**flow/design.v**
```verilog
module cla32(input [31:0]a, input [31:0]b,output [32:0]out);
wire [1:0]w[0:32], L1[0:31], L2[0:31], L3[0:31], L4[0:31],L5[0:31];
wire L6[31:0];
genvar q;
generate    for(q=0; q<=31; q=q+1) begin
                  current_status s(.a(a[q]),.b(b[q]),.t(w[q+1]));
            end
endgenerate
assign w[0] = 0;
generate    for(q=0;q<=30;q=q+1) begin
                  look_ahead l(.s(w[31-q]),.f(w[30-q]),.o(L1[q]));
            end
endgenerate
assign L1[31] = w[0];
generate    for(q=0;q<=29;q=q+1) begin
                  look_ahead l(.s(L1[q]),.f(L1[q+2]),.o(L2[q]));
            end
endgenerate
assign L2[30] = L1[30];
assign L2[31] = L1[31];
generate    for(q=0;q<=27;q=q+1) begin
                  look_ahead l(.s(L2[q]),.f(L2[q+4]),.o(L3[q]));
            end
endgenerate
assign {L3[28], L3[29], L3[30], L3[31]} = {L2[28], L2[29], L2[30], L2[31]};
generate    for(q=0;q<=23;q=q+1) begin
                  look_ahead l(.s(L3[q]),.f(L3[q+8]),.o(L4[q]));
            end
endgenerate
generate    for(q=24;q<=31;q=q+1) begin
                  assign L4[q] = L3[q];
            end
endgenerate
generate    for(q=0;q<=15;q=q+1) begin
                  look_ahead l(.s(L4[q]),.f(L4[q+16]),.o(L5[q]));
            end
endgenerate
generate    for(q=16;q<=31;q=q+1) begin
                  assign L5[q] = L4[q];
            end
endgenerate
generate    for(q=0;q<=31;q=q+1) begin
                  assign L6[q] = a[q] ^ b[q] ^ L5[31-q][0];
            end
endgenerate
generate    for(q=0;q<=31;q=q+1) begin
                  assign out[q] = L6[q];
            end
            assign out[32] = w[0];
endgenerate
endmodule
module current_status(input a,input b,output [1:0]t);
      assign {t[0],t[1]} = {a || b , a && b};
endmodule
module look_ahead(input [1:0]s, input [1:0]f,output [1:0]o);
      assign o[1] = (s[1] & s[0] & !f[1]) | (s[0] & f[1] & f[0]);
      assign o[0] = (s[1] & s[0] & !f[1] & !f[0]) | (f[0] & s[0]);
endmodule
module wallace_mul(input [15:0] a, input [15:0] b, output [32:0] out, input clk);
wire [30:0] m[0:15];
reg [30:0] m15_1,m15_2,m15_3;
reg [30:0] u[14:0];
reg [31:0] v[14:0];
reg [31:0] v10_1,v12_2,v12_1;
reg [31:0] temp;
reg [31:0] temp_v;
genvar q,k,i,j;
assign m[0] = b[0] == 0 ? 31'b0 : {15'b0,a};
assign m[1] = b[1] == 0 ? 31'b0 : {14'b0,a,1'b0};
assign m[2] = b[2] == 0 ? 31'b0 : {13'b0,a,2'b0};
assign m[3] = b[3] == 0 ? 31'b0 : {12'b0,a,3'b0};
assign m[4] = b[4] == 0 ? 31'b0 : {11'b0,a,4'b0};
assign m[5] = b[5] == 0 ? 31'b0 : {10'b0,a,5'b0};
assign m[6] = b[6] == 0 ? 31'b0 : {9'b0,a,6'b0};
assign m[7] = b[7] == 0 ? 31'b0 : {8'b0,a,7'b0};
assign m[8] = b[8] == 0 ? 31'b0 : {7'b0,a,8'b0};
assign m[9] = b[9] == 0 ? 31'b0 : {6'b0,a,9'b0};
assign m[10] = b[10] == 0 ? 31'b0 : {5'b0,a,10'b0};
assign m[11] = b[11] == 0 ? 31'b0 : {4'b0,a,11'b0};
assign m[12] = b[12] == 0 ? 31'b0 : {3'b0,a,12'b0};
assign m[13] = b[13] == 0 ? 31'b0 : {2'b0,a,13'b0};
assign m[14] = b[14] == 0 ? 31'b0 : {1'b0,a,14'b0};
assign m[15] = b[15] == 0 ? 31'b0 : {a,15'b0};
generate    for(q=0; q<=14; q=q+1) begin
                  always @ ( posedge clk )
                        v[q][0] <= 0;
            end
endgenerate
generate    for(k=0; k<=12; k=k+3) begin
                  for(q=0; q<=30; q=q+1) begin
                  always @ ( posedge clk ) begin
                        u[k][q] <= m[k][q] ^ m[k+1][q] ^ m[k+2][q];
                        v[k][q+1] <= m[k][q] && m[k+1][q] || m[k+2][q] && ( m[k][q] || m[k+1][q] );
                  end
                  end
            end
            always @ ( posedge clk )
                  m15_1 <= m[15];
            for(q=0; q<=30; q=q+1) begin
            always @ ( posedge clk ) begin
                        u[1][q] <= u[0][q] ^ v[0][q] ^ u[3][q];
                        v[1][q+1] <= u[0][q] && v[0][q] || u[3][q] && ( u[0][q] || v[0][q] );
            end
            end
            for(q=0; q<=30; q=q+1) begin
            always @ ( posedge clk ) begin
                        u[2][q] <= u[6][q] ^ v[6][q] ^ v[3][q];
                        v[2][q+1] <= u[6][q] && v[6][q] || v[3][q] && ( u[6][q] || v[6][q] );
            end
            end
            for(q=0; q<=30; q=q+1) begin
            always @ ( posedge clk ) begin
                  u[4][q] <= u[9][q] ^ v[9][q] ^ u[12][q];
                  v[4][q+1] <= u[9][q] && v[9][q] || u[12][q] && ( u[9][q] || v[9][q] );
            end
            end
            always @ ( posedge clk ) begin
                  m15_2 <= m15_1;
                  v12_1 <= v[12];
            end
            for(q=0; q<=30; q=q+1) begin
            always @ ( posedge clk ) begin
                  u[5][q] <= u[1][q] ^ v[1][q] ^ u[2][q];
                  v[5][q+1] <= u[1][q] && v[1][q] || u[2][q] && ( u[1][q] || v[1][q] );
            end
            end
            for(q=0; q<=30; q=q+1) begin
            always @ ( posedge clk ) begin
                  u[7][q] <= u[4][q] ^ v[4][q] ^ v[2][q];
                  v[7][q+1] <= u[4][q] && v[4][q] || v[2][q] && ( u[4][q] || v[4][q] );
            end
            end
            always @ ( posedge clk ) begin
                  m15_3 <= m15_2;
                  v12_2 <= v12_1;
            end
            for(q=0; q<=30; q=q+1) begin
            always @ ( posedge clk ) begin
                  u[8][q] <= u[5][q] ^ v[5][q] ^ u[7][q];
                  v[8][q+1] <= u[5][q] && v[5][q] || u[7][q] && ( u[5][q] || v[5][q] );
            end
            end
            for(q=0; q<=30; q=q+1) begin
            always @ ( posedge clk ) begin
                  u[10][q] <= m15_3[q] ^ v12_2[q] ^ v[7][q];
                  v[10][q+1] <= m15_3[q] && v12_2[q] || v[7][q] && ( m15_3[q] || v12_2[q] );
            end
            end
            for(q=0; q<=30; q=q+1) begin
            always @ ( posedge clk ) begin
                  u[11][q] <= u[8][q] ^ v[8][q] ^ u[10][q];
                  v[11][q+1] <= u[8][q] && v[8][q] || u[10][q] && ( u[8][q] || v[8][q] );
            end
            end
            always @ ( posedge clk )
                  v10_1 <= v[10];
            for(q=0; q<=30; q=q+1) begin
            always @ ( posedge clk ) begin
                  u[13][q] <= u[11][q] ^ v[11][q] ^ v10_1[q];
                  v[13][q+1] <= u[11][q] && v[11][q] || v10_1[q] && ( u[11][q] || v[11][q] );
            end
            end
endgenerate
always @ ( posedge clk ) begin
      temp <= {1'b0,u[13]};
      temp_v <= v[13];
end
cla32 object(.a(temp),.b(temp_v),.out(out));
endmodule
```
**flow/constraint.sdc**
```tcl
create_clock -name core_clock -period 3.6 [get_ports {clk}]
set_input_delay 0.7200 -clock core_clock [delete_from_list [all_inputs] [get_ports {clk}]]
set_output_delay 0.7200 -clock core_clock [all_outputs]
set_load 0.01 [all_outputs]
```
**flow/run.sh**
```bash
#!/bin/bash
# the make line also repeats each setting of config.mk as NAME=value (left out here)
make -C /OpenROAD-flow-scripts/flow DESIGN_CONFIG=/design/flow/config.mk WORK_HOME=/design/flow/orfs CLKGATE_MAP_FILE= finish
```
**flow/config.mk**
```make
export PLATFORM = sky130hd
export DESIGN_NAME = wallace_mul
export DESIGN_NICKNAME = wallace_mul
export VERILOG_FILES = /design/flow/design.v
export SDC_FILE = /design/flow/constraint.sdc
export NUM_CORES = 4
export LEC_CHECK = 0
export ABC_AREA = 1
export CAP_MARGIN = 20
export CORE_MARGIN = 2
export CORE_UTILIZATION = 70
export SETUP_SLACK_MARGIN = 0.82
export SLEW_MARGIN = 20
```
==> results.toml, run 1 <==
# implementation run metrics
[timing]
rsz0062_at_grt = "yes"
finalCriticalPeriod_ns = 3.20
final.setup.tns_ns = 0
fin_crit_sh_pct = 88.8
max_freq_mhz = 313
drv_slew = 0
relSlewSlack_pct = 34.4
max_slew.worst_pin.slew_ns = 0.981
skew_ns = 0.0347
setup_violations = 0
hold_violations = 0

[floorplanning]
core-area_um2 = 34700
fp_util_pct = 71.4
pin_count = 66
die_area_um2 = 36900
core.rowCount = 68
die_w_um = 192
die-height_um = 192

[power]
combinationalPower_mw = 7.29
max-vdd-ir-drop_v = 0.000679
powerSeq_mw = 11.0
power_frac_seq_pct = 43.8
p_sw_mw = 8.15
p_clk_share_pct = 27.1
power_frac_comb_pct = 29.0
p_leak_nw = 14.6
p_clk_mw = 6.82
swShare_pct = 32.4
p_int_mw = 17.0
p_per_area_nw_per_um2 = 856
top_power_group = "registers"

[logic_synthesis]
synth_top_cell_by_count = "dfxtp_1"
synth_stat.cells = 2225
top_area_cell = "dfxtp_1"
syn-cell-area_um2 = 24800
compound_area_share_pct = 1.24
muxShareOfSynthArea_pct = 0
fp_nets = 2570
yosys_area_um2 = 24800
yosysSeqAreaShare_pct = 57.8
postSynthCellCount = 2225
numSynthFlops = 716
synth_top_area_share_pct = 57.8
topCellsByArea = "dfxtp_1, fa_1, nand2_1"
yosysWarnings = 4
synthArstFlopShare_pct = 0
fa_ha_area_share_pct = 21.8
common_cells = "dfxtp_1, nand2_1, inv_1"
flop_cell = "dfxtp_1"
edf_count = 0
synth-xor-area-share_pct = 0.560
ys_sh_simple_pct = 10.6
top_logic_kind = "adder cells"
syn_avg_cell_area_um2 = 11.1
ys_types = 33

[route]
firstDrtPassIters = 6
route.vias.total = 14200
drt-vias-per-instance = 5.07
route.detailed.drc = 0
routedWlPerCell_um = 18.8
postRouteAntennaNets = 0
totalWireLength_mm = 52.9
drt_iter0_markers = 700
n_antenna_cell = 0

[worst_hold_path]
hold_end = "temp_v[24]"
whs_path_depth = 0
hp-class = "reg2reg"
hold_start = "v[13][24]"

[critical_path]
crit_path_cell_trace = "ha_4 > inv_2 > nand3_2 > nand2_4 > nand4_1 > buf_4 > buf_4 > buf_4 > nand3_2 > a21oi_2 > nand2_1 > nand2_1 > nand2_1 > buf_2"
critPathCaptureType = "output port"
r2r_end = "u[4][24]"
cp-startpoint = "temp[21]"
cp_slowest_cell = "dfxtp_4"
cp-start-kind = "register"
r2r_slack_ns = 2.58
cp.depth = 14
worstReg2RegStart = "v[9][24]"
crit_type = "reg2out"
cp_top_family = "simple AND/OR/NAND/NOR gates"
crit_fanout = 4
arrival_ns = 2.48
path_buffers = 5
reg2reg_depth = 1
slowest_delay_ns = 0.36
critPathCapture = "out[27]"
crit_required_ns = 2.88

[global_route]
grt_pass1_vias = 15700
grt_pass1_wl_mm = 82.3
grt_max_degree = 17
track_usage_pct = 29.6
antenna_found_initial = 0
grt_overflow = 0

[final_layout]
finalNonFillerCells = 2808
logic_area_um2 = 9830
seq_area_um2 = 14400
syn_to_final_growth_pct = 18.3
nFillCells = 1746
nets = 2650

[run_status]
outcome = "finished clean"

[run]
warning_count = 66
drv_cap = 0

[clocking]
worst_skew_pair.late_latency_ns = 0.60
root_buffer = "clkbuf_16"
cts_tree = "built"
cts_htree_levels = 3
numCtsBuffers = 66
cts_hold_buf = 0
cts_max_path_buffers = 3
cts_sinks = 716
path_clk_slew_ns = 0.07

[place]
dpl.hpwl_mm = 30.9
gp_congestion = 0.854
dp_cells = 2649
port_buffers = 64
[final cells by class]
class	instances	area share (%)
Multi-Input combinational cell	1015	33.5
Timing Repair Buffer	110	3.10
Clock buffer	101	6.71
Clock inverter	15	0.486
Sequential cell	716	49.1
Inverter	396	5.14
Tap cell	455	1.94
[through the flow]
| step | util [%] | hold slack, ns | cell area [µm²] | setup WS [ns] | power, mW |
|---|---|---|---|---|---|
| floorplan | - | 0.310 | 24800 | 1.22 | 14.3 |
| global placement | 73.6 | 0.310 | 25500 | 0.463 | 15.9 |
| detailed placement | 73.6 | 0.312 | 25500 | 0.437 | 16.2 |
| CTS | 82.9 | 0.316 | 28800 | 0.448 | 24.3 |
| global route | 84.5 | 0.323 | 29300 | 0.290 | 26.4 |
| finish | 84.5 | 0.323 | 29300 | 0.402 | 25.1 |
[metal layers]
layer | up-vias | global-route usage (%) | share of wire, %
met4 | 0 | 11.2 | 2.8
met3 | 122 | 5.02 | 5.1
met2 | 433 | 52.8 | 52
met1 | 7053 | 35.9 | 40
li1 | 6634 | - | -
met5 | - | 0 | 0
[timing repair]
| item | 4_1_cts | 5_1_grt |
|---|---|---|
| cloned | 0 | 0 |
| endpoints found under the setup margin | 23 | 24 |
| setup buffers | 32 | 11 |
| pin swaps | 132 | 75 |
| resized | 395 | 141 |
==> run 2: changes to the inputs <==
- CTS_CLUSTER_SIZE: not set -> 15
- SETUP_SLACK_MARGIN: 0.82 -> -0.14
- clock period: 3.6 -> 2.36 ns (I/O delays scaled with it)
==> run 2 against run 1 <==
  * The layout now fails its checks (negative setup slack)
  * Critical path depth is 3 higher
  * Area after synthesis is the same
  * Via count up 7.5%
  * Clock-buffer cell count shrank 8
  * Die size unchanged
  * Global-route usage grew 2.8 points
  * Combinational power grew 73%
  * Clock power is 55% higher
  * Total power up 60%
  * Critical path type unchanged
  * Highest routed layer unchanged
==> results.toml, run 2 <==
# implementation run metrics
[global_route]
track_usage_pct = 32.4
grt_pass1_wl_mm = 88.5
grt_pass1_vias = 16700
grt_overflow = 0
antenna_found_initial = 0
grt_max_degree = 17

[final_layout]
syn_to_final_growth_pct = 22.5
nets = 2748
final_util_pct = 87.5
finalNonFillerCells = 2903

[power]
max-vdd-ir-drop_v = 0.000961
power_frac_comb_pct = 31.4
power_frac_seq_pct = 42.1
p_sw_mw = 13.4
p_per_area_nw_per_um2 = 1320
p_leak_nw = 15.1
p_clk_share_pct = 26.5
powerSeq_mw = 16.9
p_clk_mw = 10.6
top_power_group = "registers"
p_int_mw = 26.8
combinationalPower_mw = 12.6
swShare_pct = 33.3

[logic_synthesis]
topCellsByArea = "dfxtp_1, fa_1, nand2_1"
muxShareOfSynthArea_pct = 0
postSynthCellCount = 2225
ys_types = 33
fa_ha_area_share_pct = 21.8
yosysWarnings = 4
synth_top_cell_by_count = "dfxtp_1"
yosys_area_um2 = 24800
fp_nets = 2570
synth_stat.cells = 2225
synthArstFlopShare_pct = 0
yosysSeqAreaShare_pct = 57.8
top_area_cell = "dfxtp_1"
ys_sh_simple_pct = 10.6
top_logic_kind = "adder cells"
edf_count = 0
numSynthFlops = 716
synth_top_area_share_pct = 57.8
compound_area_share_pct = 1.24
synth-xor-area-share_pct = 0.560
common_cells = "dfxtp_1, nand2_1, inv_1"
syn-cell-area_um2 = 24800
syn_avg_cell_area_um2 = 11.1
flop_cell = "dfxtp_1"

[place]
dp_cells = 2759
dpl.hpwl_mm = 32.6
port_buffers = 64
gp_congestion = 0.840

[critical_path]
cp_top_family = "simple AND/OR/NAND/NOR gates"
reg2reg_depth = 1
cp-start-kind = "register"
cp_common_cell = "nand2_1"
r2r_end = "u[10][28]"
slowest_delay_ns = 0.33
r2r_slack_ns = 1.31
critPathCaptureType = "output port"
critPathCapture = "out[29]"
path_buffers = 6
crit_required_ns = 1.89
crit_fanout = 3
cp_slowest_cell = "dfxtp_2"
crit_path_cell_trace = "inv_1 > ha_2 > buf_4 > inv_1 > nand2_2 > nand2_1 > inv_1 > nand2_1 > o21ai_4 > nand2_2 > o21ai_4 > nand2_1 > inv_1 > nand2_1 > nand3_1 > nand2_1 > buf_2"
cp.depth = 17
cp-startpoint = "temp_v[23]"
worstReg2RegStart = "m15_3[28]"
crit_type = "reg2out"
arrival_ns = 2.51

[timing]
drv_slew = 0
relSlewSlack_pct = 61.4
hold_violations = 0
max_freq_mhz = 335
max_slew.worst_pin.slew_ns = 0.577
setup_violations = 23
setup_ws_ns = -0.622
skew_ns = 0.0196
rsz0062_at_grt = "yes"
fin_crit_sh_pct = 126
finalCriticalPeriod_ns = 2.98

[floorplanning]
die_area_um2 = 36900
die-height_um = 192
core-area_um2 = 34700
die_w_um = 192
core.rowCount = 68
pin_count = 66
fp_util_pct = 71.4

[route]
route.vias.total = 15300
totalWireLength_mm = 61.4
routedWlPerCell_um = 21.1
drt_iter0_markers = 936
postRouteAntennaNets = 0
firstDrtPassIters = 5
route.detailed.drc = 0
n_antenna_cell = 0
drt-vias-per-instance = 5.28

[run]
drv_cap = 0
warning_count = 65

[clocking]
root_buffer = "clkbuf_16"
worst_skew_pair.late_latency_ns = 0.58
cts_htree_levels = 3
cts_sinks = 716
cts_hold_buf = 0
cts_tree = "built"
numCtsBuffers = 67
cts_max_path_buffers = 3
path_clk_slew_ns = 0.06

[run_status]
violations = "negative setup slack"
outcome = "finished with violations"

[worst_hold_path]
hp-class = "reg2reg"
hold_end = "temp[20]"
hold_start = "u[13][20]"
whs_path_depth = 0
-- run 2: per-layer routing --
metal,track usage [%],share of wire [%],vias up
met5,0,0,-
met4,14.2,4.3,0
met3,5.99,5.8,225
met2,59.5,53,673
met1,36.5,37,7566
li1,-,-,6853
-- run 2: metrics by stage --
step / setup TNS (ns) / instance area, µm² / worst slack, ns / hold WS [ns] / power, mW
after floorplan: 0 / 24800 / 0.226 / 0.310 / 21.8
after detailed placement: -8.23 / 26400 / -0.481 / 0.312 / 25.6
after global placement: -7.29 / 26400 / -0.423 / 0.310 / 25.0
final: -10.88 / 30400 / -0.622 / 0.318 / 40.2
after CTS: -9.73 / 29700 / -0.566 / 0.320 / 38.3
after global routing: -13.55 / 30400 / -0.759 / 0.324 / 41.8
-- run 2: final cells by class --
type,instances,area (µm²)
clock buffer,93,1930
clock inverter,21,241
fill,1447,4330
inverter,396,1520
multi-input combinational,1015,9930
sequential,716,14400
tap,455,569
timing repair buffer,207,1780
-- run 2: timing repair --
item                                    CTS  global route
endpoints found under the setup margin   24            24
pin swaps                               146           118
hold endpoints to repair                  0             0
setup buffers                            22            14
resized                                 431           171
gates cloned                              0             0
==> run 3: changes to the inputs <==
- CAP_MARGIN: 20 -> 35
- CORE_UTILIZATION: 70 -> 66
- CTS_CLUSTER_SIZE: 15 -> not set
- PLACE_DENSITY: not set -> 0.6
- SETUP_SLACK_MARGIN: -0.14 -> not set
- clock period: 2.36 -> 4.4 ns (I/O delays scaled with it)
==> run 3 against run 2 <==
  * The run now finishes clean
  * Critical endpoint is now out[24]
  * Hold slack worse by 0.0035 ns
  * Highest routed layer unchanged
  * First-iteration DRC count is 40% lower
  * Global-route usage down 9.2 points
  * Largest cell class unchanged
==> results.toml, run 3 <==
# implementation run metrics
[route]
drt_iter0_markers = 566
drt-vias-per-instance = 4.74
route.vias.total = 13200
route.detailed.drc = 0
postRouteAntennaNets = 0
firstDrtPassIters = 5
n_antenna_cell = 0
totalWireLength_mm = 43.4
routedWlPerCell_um = 15.6

[place]
port_buffers = 64
place_area_um2 = 25500
dpl.hpwl_mm = 30.5
dp_cells = 2665
gp_congestion = 0.852
pre_cts_ws_ns = 1.06

[logic_synthesis]
numSynthFlops = 716
common_cells = "dfxtp_1, nand2_1, inv_1"
ys_sh_simple_pct = 10.6
top_area_cell = "dfxtp_1"
top_logic_kind = "adder cells"
postSynthCellCount = 2225
flop_cell = "dfxtp_1"
ys_types = 33
synthArstFlopShare_pct = 0
edf_count = 0
yosysWarnings = 4
compound_area_share_pct = 1.24
synth_top_area_share_pct = 57.8
synth_top_cell_by_count = "dfxtp_1"
syn-cell-area_um2 = 24800
yosys_area_um2 = 24800
topCellsByArea = "dfxtp_1, fa_1, nand2_1"
fa_ha_area_share_pct = 21.8
syn_avg_cell_area_um2 = 11.1
fp_nets = 2570
synth_stat.cells = 2225
muxShareOfSynthArea_pct = 0
yosysSeqAreaShare_pct = 57.8
synth-xor-area-share_pct = 0.560

[final_layout]
syn_to_final_growth_pct = 11.9
final_util_pct = 74.4
nFillCells = 2453
logic_area_um2 = 8490
seq_area_um2 = 14300
fin_area_um2 = 27800
nets = 2609
finalNonFillerCells = 2787

[timing]
skew_ns = 0.0137
hold_violations = 0
finalCriticalPeriod_ns = 3.92
drv_slew = 0
fin_crit_sh_pct = 89.1
relSlewSlack_pct = 38.4
max_slew.worst_pin.slew_ns = 0.922
setup_ws_ns = 0.482
max_freq_mhz = 255
setup_violations = 0
holdWs_ns = 0.314
final.setup.tns_ns = 0
rsz0062_at_grt = "no"

[run]
drv_cap = 0
warning_count = 63

[global_route]
grt_pass1_vias = 13800
grt_pass1_wl_mm = 68.9
grt_overflow = 0
track_usage_pct = 23.2
grt_max_degree = 17
antenna_found_initial = 0

[clocking]
cts_setup_buffers = 0
cts_tree = "built"
worst_skew_pair.late_latency_ns = 0.57
cts_sinks = 716
root_buffer = "clkbuf_16"
cts_hold_buf = 0
cts_resized = 0
cts_max_path_buffers = 3
numCtsBuffers = 68
cts_htree_levels = 3
path_clk_slew_ns = 0.06

[power]
p_clk_share_pct = 29.9
max-vdd-ir-drop_v = 0.000362
power_frac_comb_pct = 22.9
p_int_mw = 13.1
finalPower_mw = 18.7
swShare_pct = 29.7
p_sw_mw = 5.54
power_frac_seq_pct = 47.2
p_per_area_nw_per_um2 = 672
top_power_group = "registers"
p_leak_nw = 14.2
combinationalPower_mw = 4.27
powerSeq_mw = 8.81
p_clk_mw = 5.58

[floorplanning]
pin_count = 66
fp_util_pct = 66.5
core.rowCount = 71
die_w_um = 198
core-area_um2 = 37300
die-height_um = 198
die_area_um2 = 39100

[critical_path]
worstReg2RegStart = "m15_3[20]"
critPathCaptureType = "output port"
r2r_slack_ns = 3.40
cp_top_family = "simple AND/OR/NAND/NOR gates"
cp_common_cell = "nand2_1"
crit_path_cell_trace = "inv_1 > ha_1 > nor2_1 > nand2_1 > nand2_1 > inv_1 > nand3_1 > nand2_1 > o21ai_0 > nand3_1 > nand2_1 > nand2_1 > nand2_1 > clkdlybuf4s50_1"
r2r_end = "u[10][20]"
cp-start-kind = "register"
cp.depth = 14
cp-startpoint = "temp[16]"
crit_required_ns = 3.52
arrival_ns = 3.04
critPathCapture = "out[24]"
crit_fanout = 4
cp_slowest_cell = "clkdlybuf4s50_1"
slowest_delay_ns = 0.53
path_buffers = 3
reg2reg_depth = 1
crit_type = "reg2out"

[run_status]
outcome = "finished clean"

[worst_hold_path]
whs_path_depth = 0
hp-class = "reg2reg"
hold_end = "m15_3[21]"
hold_start = "m15_2[21]"
==> run 3: area by class of cell <==
| class | count | share of cell area (%) |
|---|---|---|
| Tap cell | 474 | 2.14 |
| Multi-Input combinational cell | 1015 | 30.6 |
| Timing Repair Buffer | 67 | 2.47 |
| Sequential cell | 716 | 51.6 |
| Inverter | 396 | 5.35 |
| Clock buffer | 96 | 6.95 |
| Clock inverter | 23 | 0.879 |
==> run 3: per-layer routing <==
layer  GRT usage, %  wire [µm]
met1           30.7      19400
met2           39.2      21200
met3           3.76       2000
met4           7.94        828
met5              0          0
==> run 4: changes to the inputs <==
- ABC_AREA: 1 -> not set
- CORE_ASPECT_RATIO: not set -> 0.52
- CORE_MARGIN: 2 -> 10
- CORE_UTILIZATION: 66 -> 33
- CTS_CLUSTER_DIAMETER: not set -> 54
- GPL_ROUTABILITY_DRIVEN: not set -> 0
- GPL_TIMING_DRIVEN: not set -> 0
- HOLD_SLACK_MARGIN: not set -> 0.29
- MAX_ROUTING_LAYER: not set -> met4
- PLACE_DENSITY: 0.6 -> not set
- PLACE_DENSITY_LB_ADDON: not set -> 0.04
- SLEW_MARGIN: 20 -> 0
- TNS_END_PERCENT: not set -> 90
- clock period: 4.4 -> 5.41 ns (I/O delays scaled with it)
==> run 4 against run 3 <==
  * Largest cell class unchanged
  * Cell area rose by 1.5%
  * Critical path depth fell by 2
  * Hold slack got worse by 0.0069 ns
  * Total power fell by 13%
==> results.toml, run 4 <==
# implementation run metrics
[run_status]
outcome = "finished clean"

[logic_synthesis]
synth_stat.cells = 1714
ys_sh_simple_pct = 10.1
yosysWarnings = 4
synthArstFlopShare_pct = 0
yosysSeqAreaShare_pct = 59.8
edf_count = 0
fp_nets = 2059
top_area_cell = "dfxtp_1"
syn-cell-area_um2 = 24000
syn_avg_cell_area_um2 = 14.0
numSynthFlops = 716
synth_top_area_share_pct = 59.8
postSynthCellCount = 1714
top_logic_kind = "adder cells"
flop_cell = "dfxtp_1"
muxShareOfSynthArea_pct = 0.392
synth-xor-area-share_pct = 0.840
ys_types = 69
topCellsByArea = "dfxtp_1, fa_1, and2_1"
fa_ha_area_share_pct = 22.6
yosys_area_um2 = 24000
common_cells = "dfxtp_1, and2_1, fa_1"
synth_top_cell_by_count = "dfxtp_1"
compound_area_share_pct = 3.75

[final_layout]
finalNonFillerCells = 2888
nFillCells = 6789
fin_area_um2 = 28200
nets = 2193
syn_to_final_growth_pct = 17.5
final_util_pct = 39.0

[critical_path]
cp_slowest_cell = "clkdlybuf4s50_1"
r2r_slack_ns = 4.32
worstReg2RegStart = "u[5][21]"
cp-startpoint = "temp[18]"
arrival_ns = 3.93
crit_type = "reg2out"
critPathCapture = "out[31]"
crit_fanout = 8
critPathCaptureType = "output port"
reg2reg_depth = 1
cp-start-kind = "register"
slowest_delay_ns = 0.52
crit_path_cell_trace = "inv_1 > ha_1 > clkbuf_1 > o21ai_0 > nand3_1 > a221oi_1 > mux2i_1 > o21ai_1 > o22ai_1 > xor2_1 > buf_4 > clkdlybuf4s50_1"
crit_required_ns = 4.33
r2r_end = "u[8][21]"
cp_top_family = "AND-OR/OR-AND gates"
cp.depth = 12
path_buffers = 4

[clocking]
cts_setup_buffers = 0
cts_max_path_buffers = 3
cts_resized = 0
cts_tree = "built"
root_buffer = "clkbuf_16"
path_clk_slew_ns = 0.06
cts_htree_levels = 3
cts_hold_buf = 0
cts_sinks = 716
numCtsBuffers = 68
worst_skew_pair.late_latency_ns = 0.61

[run]
drv_cap = 0
warning_count = 61

[power]
p_int_mw = 11.4
combinationalPower_mw = 4.14
p_leak_nw = 11.9
p_sw_mw = 4.78
p_clk_mw = 4.89
swShare_pct = 29.5
top_power_group = "registers"
powerSeq_mw = 7.20
p_per_area_nw_per_um2 = 576
p_clk_share_pct = 30.1
power_frac_seq_pct = 44.4
finalPower_mw = 16.2
power_frac_comb_pct = 25.5
max-vdd-ir-drop_v = 0.000289

[route]
wl_met1_mm = 32.6
drt_iter0_markers = 652
routedWlPerCell_um = 18.7
wl_met3_mm = 1.99
totalWireLength_mm = 54.0
wl_met2_mm = 18.4
highest_layer = "met4"
route.detailed.drc = 0
drt-vias-per-instance = 4.00
postRouteAntennaNets = 0
firstDrtPassIters = 5
route.vias.total = 11600

[timing]
max_freq_mhz = 199
final.setup.tns_ns = 0
max_slew.worst_pin.slew_ns = 0.834
rsz0062_at_grt = "no"
relSlewSlack_pct = 44.4
finalCriticalPeriod_ns = 5.02
hold_violations = 0
skew_ns = 0.0246
holdWs_ns = 0.307
drv_slew = 0
setup_ws_ns = 0.394
setup_violations = 0
fin_crit_sh_pct = 92.7

[worst_hold_path]
whs_path_depth = 0
hold_end = "u[7][8]"
hold_start = "v[2][8]"
hp-class = "reg2reg"

[place]
port_buffers = 64
dpl.hpwl_mm = 41.5
pre_cts_ws_ns = 0.940
dp_cells = 2763
place_area_um2 = 25800

[global_route]
antenna_found_initial = 9
grt_pass1_vias = 12400
grt_pass1_wl_mm = 81.5
grt_overflow = 0
track_usage_pct = 13.2
grt_max_degree = 17

[floorplanning]
die-height_um = 214
fp_util_pct = 33.2
core-area_um2 = 72100
core.rowCount = 71
die_area_um2 = 84400
pin_count = 66
die_w_um = 394
-- run 4: metal layers --
metal / vias to the layer above / track usage [%]
li1: 5727 / -
met1: 5545 / 22.0
met2: 215 / 15.4
met3: 79 / 2.51
met4: 0 / 3.39
met5: - / -
-- run 4: final cells by class --
| cell class | instances | area (µm²) | area share, % |
|---|---|---|---|
| antenna | 3 | 7.51 | 0.0267 |
| multi-input combinational | 872 | 9020 | 32.0 |
| timing repair buffer | 64 | 641 | 2.27 |
| clock inverter | 27 | 334 | 1.19 |
| sequential | 716 | 14300 | 50.9 |
| inverter | 55 | 206 | 0.733 |
| clock buffer | 95 | 1980 | 7.05 |
| tap | 985 | 1230 | 4.38 |
| buffer | 71 | 407 | 1.44 |
==> run 5: changes to the inputs <==
- ABC_AREA: not set -> 1
- CAP_MARGIN: 35 -> 20
- CORE_ASPECT_RATIO: 0.52 -> not set
- CORE_MARGIN: 10 -> 2
- CORE_UTILIZATION: 33 -> 70
- CTS_CLUSTER_DIAMETER: 54 -> not set
- GPL_ROUTABILITY_DRIVEN: 0 -> not set
- GPL_TIMING_DRIVEN: 0 -> not set
- HOLD_SLACK_MARGIN: 0.29 -> not set
- MAX_ROUTING_LAYER: met4 -> not set
- PLACE_DENSITY_LB_ADDON: 0.04 -> not set
- SETUP_SLACK_MARGIN: not set -> 0.86
- SLEW_MARGIN: 0 -> 20
- TNS_END_PERCENT: 90 -> not set
- clock period: 5.41 -> 3.65 ns (I/O delays scaled with it)
==> run 5 against run 4 <==
  * Die size shrank 56%
  * Utilization grew 47 points
  * Combinational power grew 82%
  * Clock power grew 48%
  * Cell area grew 5.5%
  * Sequential power grew 51%
  * Hold slack gained 0.014 ns
  * Critical path type unchanged
  * Clock-buffer cell count shrank 2
  * Critical endpoint is now out[24]
  * Final cell count shrank 2.6%
==> results.toml, run 5 <==
# implementation run metrics
[run_status]
outcome = "finished clean"

[logic_synthesis]
syn-cell-area_um2 = 24800
synth_top_cell_by_count = "dfxtp_1"
topCellsByArea = "dfxtp_1, fa_1, nand2_1"
top_area_cell = "dfxtp_1"
synth_stat.cells = 2225
synth-xor-area-share_pct = 0.560
muxShareOfSynthArea_pct = 0
ys_sh_simple_pct = 10.6
yosys_area_um2 = 24800
fa_ha_area_share_pct = 21.8
yosysWarnings = 4
synth_top_area_share_pct = 57.8
common_cells = "dfxtp_1, nand2_1, inv_1"
syn_avg_cell_area_um2 = 11.1
numSynthFlops = 716
edf_count = 0
top_logic_kind = "adder cells"
postSynthCellCount = 2225
yosysSeqAreaShare_pct = 57.8
fp_nets = 2570
ys_types = 33
synthArstFlopShare_pct = 0
flop_cell = "dfxtp_1"
compound_area_share_pct = 1.24

[critical_path]
crit_path_cell_trace = "inv_2 > ha_4 > inv_2 > nand2_4 > o21a_1 > nand3_4 > nand2_4 > o21ai_2 > buf_4 > buf_4 > nand3_2 > nand2_1 > nand2_1 > nand2_1 > buf_2"
critPathCaptureType = "output port"
cp_slowest_cell = "dfxtp_2"
crit_type = "reg2out"
r2r_end = "u[8][14]"
worstReg2RegStart = "u[5][14]"
slowest_delay_ns = 0.34
crit_required_ns = 2.92
cp-start-kind = "register"
cp-startpoint = "temp_v[13]"
cp.depth = 15
arrival_ns = 2.59
reg2reg_depth = 1
critPathCapture = "out[24]"
cp_common_cell = "nand2_1"
cp_top_family = "buffers and inverters"
crit_fanout = 3
r2r_slack_ns = 2.43
path_buffers = 5

[floorplanning]
pin_count = 66
die_w_um = 192
die-height_um = 192
die_area_um2 = 36900
fp_util_pct = 71.4
core-area_um2 = 34700
core.rowCount = 68

[power]
p_sw_mw = 8.41
max-vdd-ir-drop_v = 0.000522
p_leak_nw = 14.7
combinationalPower_mw = 7.52
finalPower_mw = 25.6
p_int_mw = 17.2
power_frac_seq_pct = 42.4
top_power_group = "registers"
powerSeq_mw = 10.9
p_per_area_nw_per_um2 = 863
swShare_pct = 32.8
p_clk_share_pct = 28.3
power_frac_comb_pct = 29.3
p_clk_mw = 7.25

[global_route]
grt_overflow = 0
track_usage_pct = 29.2
grt_max_degree = 17
grt_pass1_vias = 15500
grt_pass1_wl_mm = 80.2
antenna_found_initial = 0

[timing]
drv_slew = 0
hold_violations = 0
fin_crit_sh_pct = 90.9
skew_ns = 0.0154
finalCriticalPeriod_ns = 3.32
final.setup.tns_ns = 0
setup_violations = 0
setup_ws_ns = 0.334
max_slew.worst_pin.slew_ns = 1.03
max_freq_mhz = 302
rsz0062_at_grt = "yes"
relSlewSlack_pct = 31.4

[route]
drt-vias-per-instance = 5.19
postRouteAntennaNets = 0
totalWireLength_mm = 55.2
route.detailed.drc = 0
drt_iter0_markers = 840
route.vias.total = 14600
n_antenna_cell = 0
routedWlPerCell_um = 19.6
firstDrtPassIters = 5

[clocking]
path_clk_slew_ns = 0.06
root_buffer = "clkbuf_16"
cts_sinks = 716
cts_tree = "built"
cts_max_path_buffers = 3
cts_htree_levels = 3
cts_hold_buf = 0
worst_skew_pair.late_latency_ns = 0.59
numCtsBuffers = 67

[run]
warning_count = 66
drv_cap = 0

[final_layout]
nFillCells = 1643
nets = 2651
syn_to_final_growth_pct = 19.8

[worst_hold_path]
hold_end = "v12_2[14]"
whs_path_depth = 0
hp-class = "reg2reg"
hold_start = "v12_1[14]"

[place]
gp_congestion = 0.854
port_buffers = 64
dpl.hpwl_mm = 30.9
pre_cts_ws_ns = 0.476
-- run 5: area by class of cell --
type	instances	area, µm²	share of cell area, %
Clock buffer	93	1900	6.41
Clock inverter	27	419	1.41
Sequential cell	716	14400	48.5
Tap cell	455	569	1.92
Multi-Input combinational cell	1015	9950	33.5
Inverter	396	1510	5.10
Timing Repair Buffer	110	956	3.22
-- run 5: what timing repair did --
| item | in CTS | in global routing |
|---|---|---|
| setup endpoints to repair | 24 | 23 |
| pin swaps | 102 | 145 |
| hold endpoints to repair | 0 | 0 |
| setup buffers | 28 | 15 |
| resized | 346 | 226 |
-- run 5: routing by layer --
layer  GRT usage [%]  wire, µm  vias up
li1                -         -     6661
met1            35.0     21100     7153
met2            52.7     28600      573
met3            5.23      3120      203
met4            10.3      2340        0
met5               0         0        -
-- run 5: per-stage QoR --
step	instance area, µm²	std cells	hold WS (ns)	util, %
final	29700	2812	0.321	85.6
after CTS	28800	2797	0.317	83.0
after detailed placement	25500	2649	0.312	73.6
after global placement	25500	2649	0.310	73.6
after floorplan	24800	2225	0.310	-
after global routing	29700	2812	0.320	85.6
==> run 6: changes to the inputs <==
- ABC_AREA: 1 -> not set
- CORE_UTILIZATION: 70 -> 66
- clock period: 3.65 -> 2.92 ns (I/O delays scaled with it)
==> run 6 against run 5 <==
  * The layout now fails its checks (negative setup slack)
  * Synthesized cell count down 23%
  * Wire length down 14%
  * Final cell count down 12%
==> results.toml, run 6 <==
# implementation run metrics
[critical_path]
cp-startpoint = "temp_v[11]"
crit_fanout = 4
crit_required_ns = 2.34
arrival_ns = 2.95
path_buffers = 4
r2r_slack_ns = 1.88
cp_top_family = "AND-OR/OR-AND gates"
cp.depth = 12
cp-start-kind = "register"
critPathCaptureType = "output port"
r2r_end = "u[5][15]"
worstReg2RegStart = "v[1][15]"
slowest_delay_ns = 0.36
reg2reg_depth = 1
critPathCapture = "out[25]"
cp_slowest_cell = "a221o_1"
crit_type = "reg2out"
crit_path_cell_trace = "inv_2 > ha_4 > or2_1 > a221o_1 > a221oi_4 > buf_6 > o22ai_4 > buf_4 > nor2_4 > o21ai_1 > xnor2_1 > buf_2"

[clocking]
cts_htree_levels = 3
cts_tree = "built"
cts_sinks = 716
path_clk_slew_ns = 0.06
cts_hold_buf = 0
worst_skew_pair.late_latency_ns = 0.57
cts_max_path_buffers = 3
numCtsBuffers = 66
root_buffer = "clkbuf_16"

[route]
drt-vias-per-instance = 5.15
totalWireLength_mm = 47.6
route.detailed.drc = 0
route.vias.total = 12700
postRouteAntennaNets = 0
firstDrtPassIters = 5
drt_iter0_markers = 516
routedWlPerCell_um = 19.3

[logic_synthesis]
ys_sh_simple_pct = 10.1
fp_nets = 2059
top_area_cell = "dfxtp_1"
compound_area_share_pct = 3.75
synth_top_cell_by_count = "dfxtp_1"
flop_cell = "dfxtp_1"
postSynthCellCount = 1714
numSynthFlops = 716
yosys_area_um2 = 24000
synth-xor-area-share_pct = 0.840
top_logic_kind = "adder cells"
muxShareOfSynthArea_pct = 0.392
synthArstFlopShare_pct = 0
yosysSeqAreaShare_pct = 59.8
synth_stat.cells = 1714
yosysWarnings = 4
edf_count = 0
topCellsByArea = "dfxtp_1, fa_1, and2_1"
syn-cell-area_um2 = 24000
syn_avg_cell_area_um2 = 14.0
common_cells = "dfxtp_1, and2_1, fa_1"
ys_types = 69
fa_ha_area_share_pct = 22.6
synth_top_area_share_pct = 59.8

[timing]
max_freq_mhz = 283
relSlewSlack_pct = 43.0
finalCriticalPeriod_ns = 3.53
holdWs_ns = 0.301
rsz0062_at_grt = "yes"
fin_crit_sh_pct = 121
hold_violations = 0
setup_ws_ns = -0.610
setup_violations = 20
drv_slew = 0
max_slew.worst_pin.slew_ns = 0.853
skew_ns = 0.0268

[power]
top_power_group = "registers"
p_per_area_nw_per_um2 = 1080
p_int_mw = 22.4
powerSeq_mw = 13.4
p_leak_nw = 12.8
power_frac_seq_pct = 42.0
p_sw_mw = 9.55
p_clk_share_pct = 26.7
power_frac_comb_pct = 31.3
combinationalPower_mw = 9.99
swShare_pct = 29.9
p_clk_mw = 8.52
max-vdd-ir-drop_v = 0.000567

[global_route]
grtUsageMet1_pct = 33.0
use_met2_pct = 45.0
grt_overflow = 0
met3_usage_pct = 4.72
track_usage_pct = 26.0
grt_max_degree = 17
busiest_layer = "met2"
antenna_found_initial = 2
grt_pass1_wl_mm = 75.1
grt_pass1_vias = 14200

[place]
gp_congestion = 0.851
dpl.hpwl_mm = 30.2
port_buffers = 64
pre_cts_ws_ns = -0.426
place_area_um2 = 26200

[run_status]
outcome = "finished with violations"
violations = "negative setup slack"

[worst_hold_path]
hold_start = "u[13][11]"
hold_end = "temp[11]"
whs_path_depth = 0
hp-class = "reg2reg"

[floorplanning]
pin_count = 66
die_w_um = 195
core-area_um2 = 35700
core.rowCount = 69
fp_util_pct = 67.2
die-height_um = 195
die_area_um2 = 37900

[final_layout]
fin_area_um2 = 29500
final_util_pct = 82.6
syn_to_final_growth_pct = 22.9
nets = 2293

[run]
warning_count = 66
drv_cap = 0
-- run 6: layout make-up --
cell class	count	area [µm²]
fillers	1808	6200
inverters	55	206
clock buffers	98	1940
multi-input cells	872	10100
flip-flops and latches	716	14400
diodes	1	2.50
well taps	461	577
clock inverters	21	253
repair buffers	237	1990
-- run 6: through the flow --
stage / std cells / TNS (ns) / total power, mW
finish: 2461 / -8.11 / 31.9
global route: 2460 / -10.51 / 33.5
CTS: 2446 / -7.83 / 31.5
detailed placement: 2306 / -3.97 / 21.8
global placement: 2306 / -3.46 / 21.5
floorplan: 1714 / 0 / 18.2
-- run 6: layer usage --
metal	share of wire, %	routed length (µm)
met5	0	0
met1	43	20600
met4	2.6	1240
met3	4.4	2100
met2	50	23700
-- run 6: repair_timing --
action,4_1_cts,5_1_grt
setup endpoints to repair,27,28
gates resized,237,58
buffers inserted,21,14
gates cloned,0,0
pin swaps,43,47
==> run 7: changes to the inputs <==
- CORE_UTILIZATION: 66 -> 70
- PLACE_DENSITY: not set -> 0.6
- SETUP_SLACK_MARGIN: 0.86 -> not set
- clock period: 2.92 -> 3.64 ns (I/O delays scaled with it)
==> run 7 against run 6 <==
  * The layout still fails its checks (negative setup slack)
  * Combinational power down 38%
  * Register-to-register slack better by 0.73 ns
  * First-iteration DRC count down 5.4%
  * Hold slack better by 0.024 ns
  * Largest cell class unchanged
  * Critical path type unchanged
  * Critical endpoint unchanged
  * Setup slack better by 0.57 ns
==> results.toml, run 7 <==
# implementation run metrics
[final_layout]
syn_to_final_growth_pct = 15.4
nets = 2153
finalNonFillerCells = 2308
nFillCells = 1713

[place]
pre_cts_ws_ns = 0.0655
dpl.hpwl_mm = 29.5
dp_cells = 2167
port_buffers = 64
gp_congestion = 0.870

[clocking]
cts_sinks = 716
path_clk_slew_ns = 0.06
numCtsBuffers = 61
cts_htree_levels = 2
worst_skew_pair.late_latency_ns = 0.61
root_buffer = "clkbuf_16"
cts_max_path_buffers = 3
cts_tree = "built"

[critical_path]
cp-start-kind = "register"
r2r_end = "u[11][11]"
arrival_ns = 2.95
path_buffers = 3
cp_top_family = "AND-OR/OR-AND gates"
critPathCapture = "out[25]"
r2r_slack_ns = 2.61
crit_type = "reg2out"
cp_slowest_cell = "a2111oi_1"
crit_fanout = 8
cp-startpoint = "temp[18]"
slowest_delay_ns = 0.66
cp_common_cell = "nor2_1"
cp.depth = 11
reg2reg_depth = 1
critPathCaptureType = "output port"
crit_required_ns = 2.91
worstReg2RegStart = "v[8][11]"
crit_path_cell_trace = "inv_1 > ha_4 > nor2_1 > buf_4 > a2111oi_1 > nor3b_4 > nor2_1 > a311oi_2 > o21ai_4 > xnor2_2 > buf_2"

[logic_synthesis]
fp_nets = 2059
syn-cell-area_um2 = 24000
numSynthFlops = 716
yosysSeqAreaShare_pct = 59.8
yosys_area_um2 = 24000
edf_count = 0
topCellsByArea = "dfxtp_1, fa_1, and2_1"
ys_types = 69
yosysWarnings = 4
syn_avg_cell_area_um2 = 14.0
synth_stat.cells = 1714
top_area_cell = "dfxtp_1"
postSynthCellCount = 1714
ys_sh_simple_pct = 10.1
synth_top_area_share_pct = 59.8
common_cells = "dfxtp_1, and2_1, fa_1"
synth-xor-area-share_pct = 0.840
compound_area_share_pct = 3.75
top_logic_kind = "adder cells"
fa_ha_area_share_pct = 22.6
synthArstFlopShare_pct = 0
flop_cell = "dfxtp_1"
synth_top_cell_by_count = "dfxtp_1"
muxShareOfSynthArea_pct = 0.392

[timing]
drv_slew = 0
setup_violations = 1
rsz0062_at_grt = "yes"
max_slew.worst_pin.slew_ns = 0.938
fin_crit_sh_pct = 101
holdWs_ns = 0.325
skew_ns = 0.00907
finalCriticalPeriod_ns = 3.68
setup_ws_ns = -0.0422
relSlewSlack_pct = 37.2
max_freq_mhz = 272
hold_violations = 0

[route]
totalWireLength_mm = 47.9
drt_iter0_markers = 488
route.detailed.drc = 0
firstDrtPassIters = 5
postRouteAntennaNets = 0
route.vias.total = 12300
routedWlPerCell_um = 20.7
drt-vias-per-instance = 5.31
n_antenna_cell = 0

[power]
p_sw_mw = 7.08
p_int_mw = 16.7
p_clk_mw = 6.79
power_frac_seq_pct = 45.2
swShare_pct = 29.8
power_frac_comb_pct = 26.2
max-vdd-ir-drop_v = 0.000523
powerSeq_mw = 10.7
p_clk_share_pct = 28.6
p_leak_nw = 11.9
combinationalPower_mw = 6.24
top_power_group = "registers"
p_per_area_nw_per_um2 = 860

[floorplanning]
core.rowCount = 67
die-height_um = 189
pin_count = 66
fp_util_pct = 71.3
die_area_um2 = 35700
core-area_um2 = 33600
die_w_um = 189

[worst_hold_path]
hold_end = "u[8][29]"
whs_path_depth = 0
hp-class = "reg2reg"
hold_start = "u[7][29]"

[run_status]
outcome = "finished with violations"
violations = "negative setup slack"

[run]
drv_cap = 0
warning_count = 65

[global_route]
antenna_found_initial = 0
track_usage_pct = 27.8
grt_pass1_wl_mm = 74.4
grt_overflow = 0
grt_max_degree = 17
grt_pass1_vias = 13400
run 7: cell type report:
type                    instances  area (µm²)  share of cell area (%)
clock inverters                24         347                    1.25
flip-flops and latches        716       14400                    51.9
repair buffers                102         880                    3.18
clock buffers                  91        1790                    6.48
inverters                      55         206                   0.746
multi-input cells             872        9530                    34.4
well taps                     448         561                    2.03
run 7: metrics by stage:
stage	setup TNS [ns]	util [%]	area [µm²]	power [mW]
6_report	-0.0422	82.3	27700	23.8
5_1_grt	-0.646	82.3	27700	24.9
4_1_cts	-0.103	81.4	27300	23.5
3_5_place_dp	0	73.9	24900	16.2
3_3_place_gp	0	73.9	24900	15.9
2_1_floorplan	0	-	24000	14.2
run 7: repair_timing:
item	in CTS	in global routing
setup buffers	15	11
pin swaps	31	30
hold buffers	0	0
resized	113	65
endpoints found under the setup margin	19	16
endpoints found under the hold margin	0	0
run 7: metal layers:
| metal | up-vias | track usage, % | part of all wire, % |
|---|---|---|---|
| met5 | - | 0 | 0 |
| met4 | 0 | 9.41 | 2.6 |
| met3 | 99 | 3.99 | 4.5 |
| met2 | 328 | 48.5 | 51 |
| met1 | 6185 | 35.7 | 42 |
| li1 | 5641 | - | - |
==> run 8: changes to the inputs <==
- ABC_AREA: not set -> 1
- CAP_MARGIN: 20 -> 30
- CTS_CLUSTER_DIAMETER: not set -> 307
- HOLD_SLACK_MARGIN: not set -> 0.3
- PLACE_DENSITY: 0.6 -> not set
- SETUP_SLACK_MARGIN: not set -> -0.23
- clock period: 3.64 -> 2.36 ns (I/O delays scaled with it)
==> run 8 against run 7 <==
  * Still fails the layout checks on negative setup slack
  * Highest routed layer unchanged
  * Utilization up 5.2 points
  * Clock skew up 0.0058 ns
  * Setup slack worse by 0.64 ns
==> results.toml, run 8 <==
# implementation run metrics
[final_layout]
finalNonFillerCells = 2888
seq_area_um2 = 14400
nets = 2737
nFillCells = 1427
syn_to_final_growth_pct = 22.5
logic_area_um2 = 10100

[floorplanning]
die-height_um = 192
core.rowCount = 68
pin_count = 66
core-area_um2 = 34700
fp_util_pct = 71.4
die_area_um2 = 36900
die_w_um = 192

[timing]
max_slew.worst_pin.slew_ns = 0.592
setup_violations = 24
relSlewSlack_pct = 60.4
skew_ns = 0.0149
finalCriticalPeriod_ns = 3.04
rsz0062_at_grt = "yes"
fin_crit_sh_pct = 129
setup_ws_ns = -0.678
drv_slew = 0
max_freq_mhz = 329
final.setup.tns_ns = -11.74
hold_violations = 0
holdWs_ns = 0.314

[worst_hold_path]
hp-class = "reg2reg"
whs_path_depth = 0
hold_start = "u[13][20]"
hold_end = "temp[20]"

[route]
drt-vias-per-instance = 5.42
firstDrtPassIters = 5
routedWlPerCell_um = 22.6
route.vias.total = 15600
postRouteAntennaNets = 0
totalWireLength_mm = 65.2
n_antenna_cell = 0
drt_iter0_markers = 1017
route.detailed.drc = 0

[critical_path]
cp_common_cell = "nand3_2"
cp.depth = 15
r2r_end = "u[10][27]"
slowest_delay_ns = 0.34
crit_required_ns = 1.89
arrival_ns = 2.57
cp_slowest_cell = "dfxtp_2"
critPathCaptureType = "output port"
critPathCapture = "out[30]"
worstReg2RegStart = "m15_3[27]"
path_buffers = 5
r2r_slack_ns = 1.27
crit_fanout = 3
crit_type = "reg2out"
reg2reg_depth = 1
cp_top_family = "simple AND/OR/NAND/NOR gates"
crit_path_cell_trace = "inv_2 > ha_4 > buf_6 > nand3_2 > nand2_4 > buf_6 > nand4_1 > nand2_2 > nand2_2 > buf_6 > nand3_2 > nand3_2 > nand3_2 > nand2_1 > buf_2"
cp-startpoint = "temp[20]"
cp-start-kind = "register"

[logic_synthesis]
ys_types = 33
yosysWarnings = 4
edf_count = 0
top_logic_kind = "adder cells"
syn-cell-area_um2 = 24800
yosysSeqAreaShare_pct = 57.8
syn_avg_cell_area_um2 = 11.1
common_cells = "dfxtp_1, nand2_1, inv_1"
fa_ha_area_share_pct = 21.8
synth_top_cell_by_count = "dfxtp_1"
synth-xor-area-share_pct = 0.560
flop_cell = "dfxtp_1"
top_area_cell = "dfxtp_1"
postSynthCellCount = 2225
numSynthFlops = 716
synth_top_area_share_pct = 57.8
compound_area_share_pct = 1.24
synthArstFlopShare_pct = 0
synth_stat.cells = 2225
yosys_area_um2 = 24800
fp_nets = 2570
muxShareOfSynthArea_pct = 0
topCellsByArea = "dfxtp_1, fa_1, nand2_1"
ys_sh_simple_pct = 10.6

[power]
power_frac_comb_pct = 31.8
p_leak_nw = 15.0
p_per_area_nw_per_um2 = 1340
power_frac_seq_pct = 41.9
top_power_group = "registers"
p_clk_share_pct = 26.2
p_clk_mw = 10.7
max-vdd-ir-drop_v = 0.000952
powerSeq_mw = 17.1
finalPower_mw = 40.7
p_int_mw = 26.8
combinationalPower_mw = 13.0
swShare_pct = 34.1
p_sw_mw = 13.9

[clocking]
numCtsBuffers = 67
worst_skew_pair.late_latency_ns = 0.58
cts_tree = "built"
cts_htree_levels = 3
cts_hold_buf = 0
cts_max_path_buffers = 3
root_buffer = "clkbuf_16"
cts_sinks = 716
path_clk_slew_ns = 0.07

[global_route]
grt_pass1_vias = 16900
grt_pass1_wl_mm = 93.6
track_usage_pct = 34.3
antenna_found_initial = 1
grt_max_degree = 17
grt_overflow = 0

[run_status]
outcome = "finished with violations"
violations = "negative setup slack"

[place]
pre_cts_ws_ns = -0.481
gp_congestion = 0.840
dpl.hpwl_mm = 32.6
dp_cells = 2759
port_buffers = 64

[run]
drv_cap = 0
warning_count = 66
run 8: layer usage:
| metal | wire length, µm | GRT usage (%) | vias up |
|---|---|---|---|
| met1 | 23300 | 38.5 | 7775 |
| met2 | 34300 | 63.1 | 771 |
| met5 | 0 | 0 | - |
| li1 | - | - | 6821 |
| met3 | 4110 | 6.41 | 275 |
| met4 | 3500 | 15.9 | 0 |
run 8: final cells by class:
class / count / area share (%)
clock buffer: 87 / 6.14
clock inverter: 23 / 0.910
inverter: 396 / 5.05
multi-input combinational: 1015 / 33.1
sequential: 716 / 47.5
tap: 455 / 1.87
timing repair buffer: 196 / 5.43
run 8: timing repair:
item                       4_1_cts  5_1_grt
resized                        443      182
cloned                           0        0
setup endpoints to repair       23       23
buffers inserted                20        8
pin swaps                      156      113
run 8: metrics by stage:
step | utilization, % | area (µm²)
floorplan | - | 24800
global placement | 76.0 | 26400
detailed placement | 76.0 | 26400
CTS | 85.4 | 29600
global route | 87.5 | 30400
finish | 87.5 | 30400
==> run 9: changes to the inputs <==
- CORE_UTILIZATION: 70 -> 72
- SLEW_MARGIN: 20 -> 40
- clock period: 2.36 -> 2.84 ns (I/O delays scaled with it)
==> run 9 against run 8 <==
  * The layout still fails its checks (negative setup slack)
  * Register-to-register slack improved by 0.53 ns
  * Clock skew grew 0.0096 ns
  * Die size down 2.7%
  * Wire length down 10%
  * Total power down 23%
  * Critical path depth down 1
  * Via count decreased by 4.6%
  * Combinational power is 34% lower
  * Synthesized cell count stayed put
  * Global-route usage decreased by 2.8 points
  * Hold slack got worse by 0.0096 ns
  * Sequential cell count did not move
  * Critical endpoint is now out[25]
==> results.toml, run 9 <==
# implementation run metrics
[floorplanning]
core.rowCount = 67
fp_util_pct = 73.6
core-area_um2 = 33700
pin_count = 66
die-height_um = 190
die_w_um = 190
die_area_um2 = 35900

[logic_synthesis]
synth_top_cell_by_count = "dfxtp_1"
synth_stat.cells = 2225
compound_area_share_pct = 1.24
muxShareOfSynthArea_pct = 0
top_logic_kind = "adder cells"
ys_sh_simple_pct = 10.6
topCellsByArea = "dfxtp_1, fa_1, nand2_1"
fa_ha_area_share_pct = 21.8
yosys_area_um2 = 24800
top_area_cell = "dfxtp_1"
postSynthCellCount = 2225
yosysWarnings = 4
flop_cell = "dfxtp_1"
yosysSeqAreaShare_pct = 57.8
numSynthFlops = 716
ys_types = 33
fp_nets = 2570
synth_top_area_share_pct = 57.8
synth-xor-area-share_pct = 0.560
syn-cell-area_um2 = 24800
common_cells = "dfxtp_1, nand2_1, inv_1"
edf_count = 0
syn_avg_cell_area_um2 = 11.1
synthArstFlopShare_pct = 0

[clocking]
numCtsBuffers = 66
cts_htree_levels = 3
cts_hold_buf = 0
worst_skew_pair.late_latency_ns = 0.58
path_clk_slew_ns = 0.07
cts_tree = "built"
root_buffer = "clkbuf_16"
cts_max_path_buffers = 3
cts_sinks = 716

[route]
postRouteAntennaNets = 0
firstDrtPassIters = 7
drt-vias-per-instance = 5.30
route.vias.total = 14900
route.detailed.drc = 0
drt_iter0_markers = 836
totalWireLength_mm = 58.5
n_antenna_cell = 0
routedWlPerCell_um = 20.8

[power]
finalPower_mw = 31.6
combinationalPower_mw = 8.61
p_leak_nw = 14.6
p_clk_share_pct = 28.3
p_clk_mw = 8.93
top_power_group = "registers"
p_per_area_nw_per_um2 = 1090
powerSeq_mw = 14.0
p_int_mw = 21.3
max-vdd-ir-drop_v = 0.000800
power_frac_seq_pct = 44.4
p_sw_mw = 10.2
swShare_pct = 32.4
power_frac_comb_pct = 27.3

[final_layout]
nFillCells = 1500
syn_to_final_growth_pct = 16.9
finalNonFillerCells = 2817
nets = 2665

[timing]
setup_violations = 22
skew_ns = 0.0245
holdWs_ns = 0.304
rsz0062_at_grt = "yes"
final.setup.tns_ns = -3.36
fin_crit_sh_pct = 110
drv_slew = 0
finalCriticalPeriod_ns = 3.11
max_slew.worst_pin.slew_ns = 0.712
setup_ws_ns = -0.271
hold_violations = 0
max_freq_mhz = 321
relSlewSlack_pct = 52.4

[critical_path]
crit_fanout = 3
cp_top_family = "simple AND/OR/NAND/NOR gates"
critPathCaptureType = "output port"
cp-start-kind = "register"
cp-startpoint = "temp_v[24]"
critPathCapture = "out[25]"
path_buffers = 4
arrival_ns = 2.54
crit_path_cell_trace = "inv_1 > ha_2 > buf_4 > nand2_1 > nand3_2 > nor2_2 > nor2_2 > inv_1 > nor2_1 > o21ai_2 > nand2_1 > nand2_1 > nand2_1 > dlygate4sd2_1"
cp_common_cell = "nand2_1"
worstReg2RegStart = "v[5][15]"
crit_required_ns = 2.27
cp_slowest_cell = "dfxtp_1"
crit_type = "reg2out"
r2r_end = "u[8][15]"
cp.depth = 14
slowest_delay_ns = 0.37
r2r_slack_ns = 1.80
reg2reg_depth = 1

[global_route]
grt_max_degree = 17
track_usage_pct = 31.6
grt_pass1_vias = 16200
grt_pass1_wl_mm = 85.2
antenna_found_initial = 1
grt_overflow = 0

[worst_hold_path]
hold_start = "u[13][11]"
hp-class = "reg2reg"
whs_path_depth = 0
hold_end = "temp[11]"

[run]
warning_count = 65
drv_cap = 0

[place]
dp_cells = 2689
dpl.hpwl_mm = 32.8
gp_congestion = 0.856
pre_cts_ws_ns = -0.222
port_buffers = 64

[run_status]
violations = "negative setup slack"
outcome = "finished with violations"
[run 9: area by class of cell]
cell class | count | area [µm²] | area share (%)
clock buffers | 90 | 1900 | 6.54
flip-flops and latches | 716 | 14400 | 49.6
repair buffers | 125 | 1010 | 3.49
inverters | 396 | 1500 | 5.18
well taps | 448 | 561 | 1.93
multi-input cells | 1015 | 9340 | 32.2
clock inverters | 27 | 300 | 1.04
[run 9: stage by stage]
step / instance area [µm²] / util (%)
3_5_place_dp: 25900 / 76.8
5_1_grt: 29000 / 86.0
2_1_floorplan: 24800 / -
4_1_cts: 28500 / 84.5
6_report: 29000 / 86.0
3_3_place_gp: 25900 / 76.8
[run 9: layer usage]
layer	track usage [%]	wire [µm]	part of all wire, %
met1	35.3	20400	35
met3	6.59	4280	7.3
met2	57.7	31000	53
met4	14.9	2800	4.8
met5	0	14	0.024
[run 9: what timing repair did]
| action | CTS | global route |
|---|---|---|
| gates cloned | 0 | 0 |
| buffers inserted | 9 | 11 |
| setup endpoints to repair | 22 | 21 |
| resized | 162 | 186 |
| pin swaps | 47 | 67 |
==> run 10: changes to the inputs <==
- ABC_AREA: 1 -> not set
- CAP_MARGIN: 30 -> 35
- CORE_MARGIN: 2 -> 10
- CORE_UTILIZATION: 72 -> 33
- CTS_CLUSTER_DIAMETER: 307 -> 54
- GPL_ROUTABILITY_DRIVEN: not set -> 0
- GPL_TIMING_DRIVEN: not set -> 0
- HOLD_SLACK_MARGIN: 0.3 -> 0.29
- MAX_ROUTING_LAYER: not set -> met5
- PLACE_DENSITY_LB_ADDON: not set -> 0.04
- SETUP_SLACK_MARGIN: -0.23 -> 0.99
- SLEW_MARGIN: 40 -> 20
- TNS_END_PERCENT: not set -> 90
- clock period: 2.84 -> 5.41 ns (I/O delays scaled with it)
==> run 10 against run 9 <==
  * The run now finishes clean
  * Clock skew down 0.0099 ns
  * Hold slack better by 0.017 ns
  * Sequential share of layout area shrank 0.40 points
  * Total power fell by 46%
  * Sequential cell count unchanged
  * Clock-buffer cell count is 21 higher
  * Wire length shrank 13%
  * Critical path depth decreased by 4
  * Critical endpoint is now out[31]
  * Highest routed layer is now met4
==> results.toml, run 10 <==
# implementation run metrics
[run_status]
outcome = "finished clean"

[worst_hold_path]
hp-class = "reg2reg"
hold_end = "u[5][23]"
hold_start = "u[2][23]"
whs_path_depth = 0

[power]
p_int_mw = 12.1
swShare_pct = 28.8
top_power_group = "registers"
p_clk_share_pct = 31.6
p_sw_mw = 4.90
combinationalPower_mw = 4.47
power_frac_comb_pct = 26.3
powerSeq_mw = 7.16
p_leak_nw = 12.3
finalPower_mw = 17.0
p_clk_mw = 5.38
max-vdd-ir-drop_v = 0.000328
p_per_area_nw_per_um2 = 584
power_frac_seq_pct = 42.1

[run]
warning_count = 63
drv_cap = 0

[floorplanning]
core.rowCount = 98
fp_util_pct = 33.4
pin_count = 66
die_area_um2 = 83800
die-height_um = 290
core-area_um2 = 71700
die_w_um = 290

[logic_synthesis]
top_logic_kind = "adder cells"
fp_nets = 2059
synth-xor-area-share_pct = 0.840
edf_count = 0
topCellsByArea = "dfxtp_1, fa_1, and2_1"
top_area_cell = "dfxtp_1"
yosysSeqAreaShare_pct = 59.8
syn_avg_cell_area_um2 = 14.0
synthArstFlopShare_pct = 0
fa_ha_area_share_pct = 22.6
numSynthFlops = 716
muxShareOfSynthArea_pct = 0.392
ys_types = 69
flop_cell = "dfxtp_1"
ys_sh_simple_pct = 10.1
synth_top_cell_by_count = "dfxtp_1"
common_cells = "dfxtp_1, and2_1, fa_1"
yosys_area_um2 = 24000
synth_top_area_share_pct = 59.8
syn-cell-area_um2 = 24000
postSynthCellCount = 1714
synth_stat.cells = 1714
yosysWarnings = 4
compound_area_share_pct = 3.75

[critical_path]
reg2reg_depth = 1
crit_type = "reg2out"
cp-start-kind = "register"
cp-startpoint = "temp[18]"
crit_required_ns = 4.33
arrival_ns = 3.34
cp_top_family = "buffers and inverters"
critPathCapture = "out[31]"
r2r_end = "u[7][18]"
r2r_slack_ns = 4.39
slowest_delay_ns = 0.53
critPathCaptureType = "output port"
cp_slowest_cell = "clkdlybuf4s50_1"
worstReg2RegStart = "v[2][18]"
path_buffers = 3
crit_path_cell_trace = "ha_1 > or2_2 > a21oi_1 > a221oi_4 > mux2i_2 > buf_4 > o22ai_2 > xor2_1 > buf_4 > clkdlybuf4s50_1"
cp.depth = 10
cp_common_cell = "buf_4"
crit_fanout = 8

[route]
wl_met2_mm = 23.2
firstDrtPassIters = 4
routedWlPerCell_um = 17.5
route.detailed.drc = 0
drt_iter0_markers = 453
drt-vias-per-instance = 4.10
wl_met3_mm = 2.04
highest_layer = "met4"
wl_met1_mm = 24.2
postRouteAntennaNets = 0
route.vias.total = 11900
totalWireLength_mm = 50.7

[timing]
fin_crit_sh_pct = 81.8
max_freq_mhz = 226
holdWs_ns = 0.321
final.setup.tns_ns = 0
skew_ns = 0.0146
drv_slew = 0
setup_ws_ns = 0.984
finalCriticalPeriod_ns = 4.43
rsz0062_at_grt = "yes"
relSlewSlack_pct = 47.3
hold_violations = 0
max_slew.worst_pin.slew_ns = 0.784
setup_violations = 0

[clocking]
numCtsBuffers = 78
worst_skew_pair.late_latency_ns = 0.60
cts_max_path_buffers = 3
cts_htree_levels = 3
path_clk_slew_ns = 0.06
root_buffer = "clkbuf_16"
cts_hold_buf = 0
cts_sinks = 716
cts_tree = "built"

[place]
dpl.hpwl_mm = 38.1
dp_cells = 2728
port_buffers = 64
place_area_um2 = 25800
pre_cts_ws_ns = 1.07

[final_layout]
finalNonFillerCells = 2893
logic_area_um2 = 9490
fin_area_um2 = 29100
syn_to_final_growth_pct = 21.6
nets = 2228
final_util_pct = 40.6
seq_area_um2 = 14300
nFillCells = 6694

[global_route]
grt_overflow = 0
track_usage_pct = 12.4
grt_pass1_wl_mm = 78.0
antenna_found_initial = 5
grt_max_degree = 15
grt_pass1_vias = 13100
run 10: layout make-up:
| cell class | count | share of cell area, % |
|---|---|---|
| inverter | 55 | 0.708 |
| buffer | 71 | 1.42 |
| sequential | 716 | 49.2 |
| multi-input combinational | 872 | 32.6 |
| tap | 950 | 4.08 |
| antenna | 4 | 0.0344 |
| timing repair buffer | 89 | 2.82 |
| clock inverter | 25 | 1.24 |
| clock buffer | 111 | 7.93 |
run 10: what timing repair did:
item	4_1_cts	5_1_grt
gates resized	70	61
endpoints found under the setup margin	16	15
cloned	0	1
pin swaps	23	30
buffers inserted	13	11
run 10: routing by layer:
layer	vias up	track usage, %
li1	5799	-
met1	5762	16.6
met2	225	19.9
met3	86	2.12
met4	0	4.70
met5	-	0
No activity file was given, so power comes from the tool's default toggle rates.
